==> inputs of v17 <==
==> flow/design.v (excerpt) <==
module sig_16_hw #(parameter K=16,DWIDTH=32,EXPONENT_WIDTH=8, BIAS=8'd127)(input [DWIDTH-1:0] x_in,input clk,start,rst,output reg valid, output [DWIDTH-1:0] y_out);
export LEC_CHECK = 0
export CAP_MARGIN = 20
export CELL_PAD_IN_SITES_DETAIL_PLACEMENT = 1
export CORE_ASPECT_RATIO = 0.81
export CORE_MARGIN = 8
export CORE_UTILIZATION = 35
export CTS_CLUSTER_DIAMETER = 52
export GPL_ROUTABILITY_DRIVEN = 0
export GPL_TIMING_DRIVEN = 1
export MAX_ROUTING_LAYER = met4
export PLACE_DENSITY_LB_ADDON = 0.09
export SLEW_MARGIN = 20
export TNS_END_PERCENT = 35
create_clock -name core_clock -period 11.4 [get_ports {clk}]
run.sh (not shown) runs the stock make flow with config.mk's settings and CLKGATE_MAP_FILE=.
==> v5: changes against v17 <==
==> flow/config.mk (replaced) <==
export PLATFORM = sky130hd
export DESIGN_NAME = sig_16_hw
export DESIGN_NICKNAME = sig_16_hw
export VERILOG_FILES = /design/flow/design.v
export SDC_FILE = /design/flow/constraint.sdc
export NUM_CORES = 4
export LEC_CHECK = 0
export ABC_AREA = 1
export CAP_MARGIN = 0
export CELL_PAD_IN_SITES_DETAIL_PLACEMENT = 2
export CELL_PAD_IN_SITES_GLOBAL_PLACEMENT = 2
export CORE_MARGIN = 2
export CORE_UTILIZATION = 40
export GPL_ROUTABILITY_DRIVEN = 0
export MAX_ROUTING_LAYER = met4
export MIN_ROUTING_LAYER = met2
export PLACE_DENSITY_LB_ADDON = 0.24
export SETUP_SLACK_MARGIN = 0.27
export SLEW_MARGIN = 25
==> flow/constraint.sdc (replaced) <==
create_clock -name core_clock -period 10.0 [get_ports {clk}]
set_input_delay 2.0000 -clock core_clock [delete_from_list [all_inputs] [get_ports {clk}]]
set_output_delay 2.0000 -clock core_clock [all_outputs]
set_load 0.01 [all_outputs]
==> results <==
Between v5 and v17, the lower clock power is in v17 (gap about 25%, measured against v17).
Against v5, the wire length of v17 is lower by 27%.
Against v5, the sequential power of v17 is lower by about 20%.
Against v5, the hold slack of v17 is worse by 0.011 ns.
In v17 the via count is lower than in v5, by 39%.
Between v5 and v17, the lower area after synthesis is in v17 (gap about 0.45%, measured against v17).
Of v17 and v5, v5 has the higher cell count (gap 14%, measured against v5).

========
==> inputs of v33 <==
sig_16_hw again, from the RTL that the note above started with.
export LEC_CHECK = 0
export ABC_AREA = 0
export CAP_MARGIN = 0
export CELL_PAD_IN_SITES_DETAIL_PLACEMENT = 2
export CELL_PAD_IN_SITES_GLOBAL_PLACEMENT = 2
export CORE_MARGIN = 2
export CORE_UTILIZATION = 52
export CTS_CLUSTER_SIZE = 61
export GPL_ROUTABILITY_DRIVEN = 0
export MAX_ROUTING_LAYER = met4
export MIN_ROUTING_LAYER = met2
export PLACE_DENSITY_LB_ADDON = 0.24
export SLEW_MARGIN = 25
export TNS_END_PERCENT = 20
create_clock -name core_clock -period 10.0 [get_ports {clk}]
==> v34: changes against v33 <==
==> flow/config.mk (replaced) <==
export PLATFORM = sky130hd
export DESIGN_NAME = sig_16_hw
export DESIGN_NICKNAME = sig_16_hw
export VERILOG_FILES = /design/flow/design.v
export SDC_FILE = /design/flow/constraint.sdc
export NUM_CORES = 4
export LEC_CHECK = 0
export ABC_AREA = 1
export CAP_MARGIN = 20
export CORE_MARGIN = 2
export CORE_UTILIZATION = 72
export CTS_CLUSTER_SIZE = 10
export PLACE_DENSITY = 0.38
export SLEW_MARGIN = 20
export TNS_END_PERCENT = 5
==> flow/constraint.sdc (replaced) <==
create_clock -name core_clock -period 4.47 [get_ports {clk}]
set_input_delay 0.8940 -clock core_clock [delete_from_list [all_inputs] [get_ports {clk}]]
set_output_delay 0.8940 -clock core_clock [all_outputs]
set_load 0.01 [all_outputs]
==> v31: changes against v33 <==
==> flow/config.mk (replaced) <==
export PLATFORM = sky130hd
export DESIGN_NAME = sig_16_hw
export DESIGN_NICKNAME = sig_16_hw
export VERILOG_FILES = /design/flow/design.v
export SDC_FILE = /design/flow/constraint.sdc
export NUM_CORES = 4
export LEC_CHECK = 0
export ABC_AREA = 1
export CAP_MARGIN = 20
export CORE_MARGIN = 2
export CORE_UTILIZATION = 72
export PLACE_DENSITY = 0.35
export SLEW_MARGIN = 20
==> flow/constraint.sdc (replaced) <==
create_clock -name core_clock -period 4.77 [get_ports {clk}]
set_input_delay 0.9540 -clock core_clock [delete_from_list [all_inputs] [get_ports {clk}]]
set_output_delay 0.9540 -clock core_clock [all_outputs]
set_load 0.01 [all_outputs]
==> notes <==
Die area: v34 is lower than v33 (27%).
In v33 the synthesized area is lower than in v34, by about 0.44%.
v31 completed, yet does not pass: setup timing. v34 ended with an error in 5_1_grt. v33 failed in 3_5_place_dp.
Against v31, the synthesized cell count of v33 is lower by about 20%.
No activity file was given, so power comes from the tool's default toggle rates.
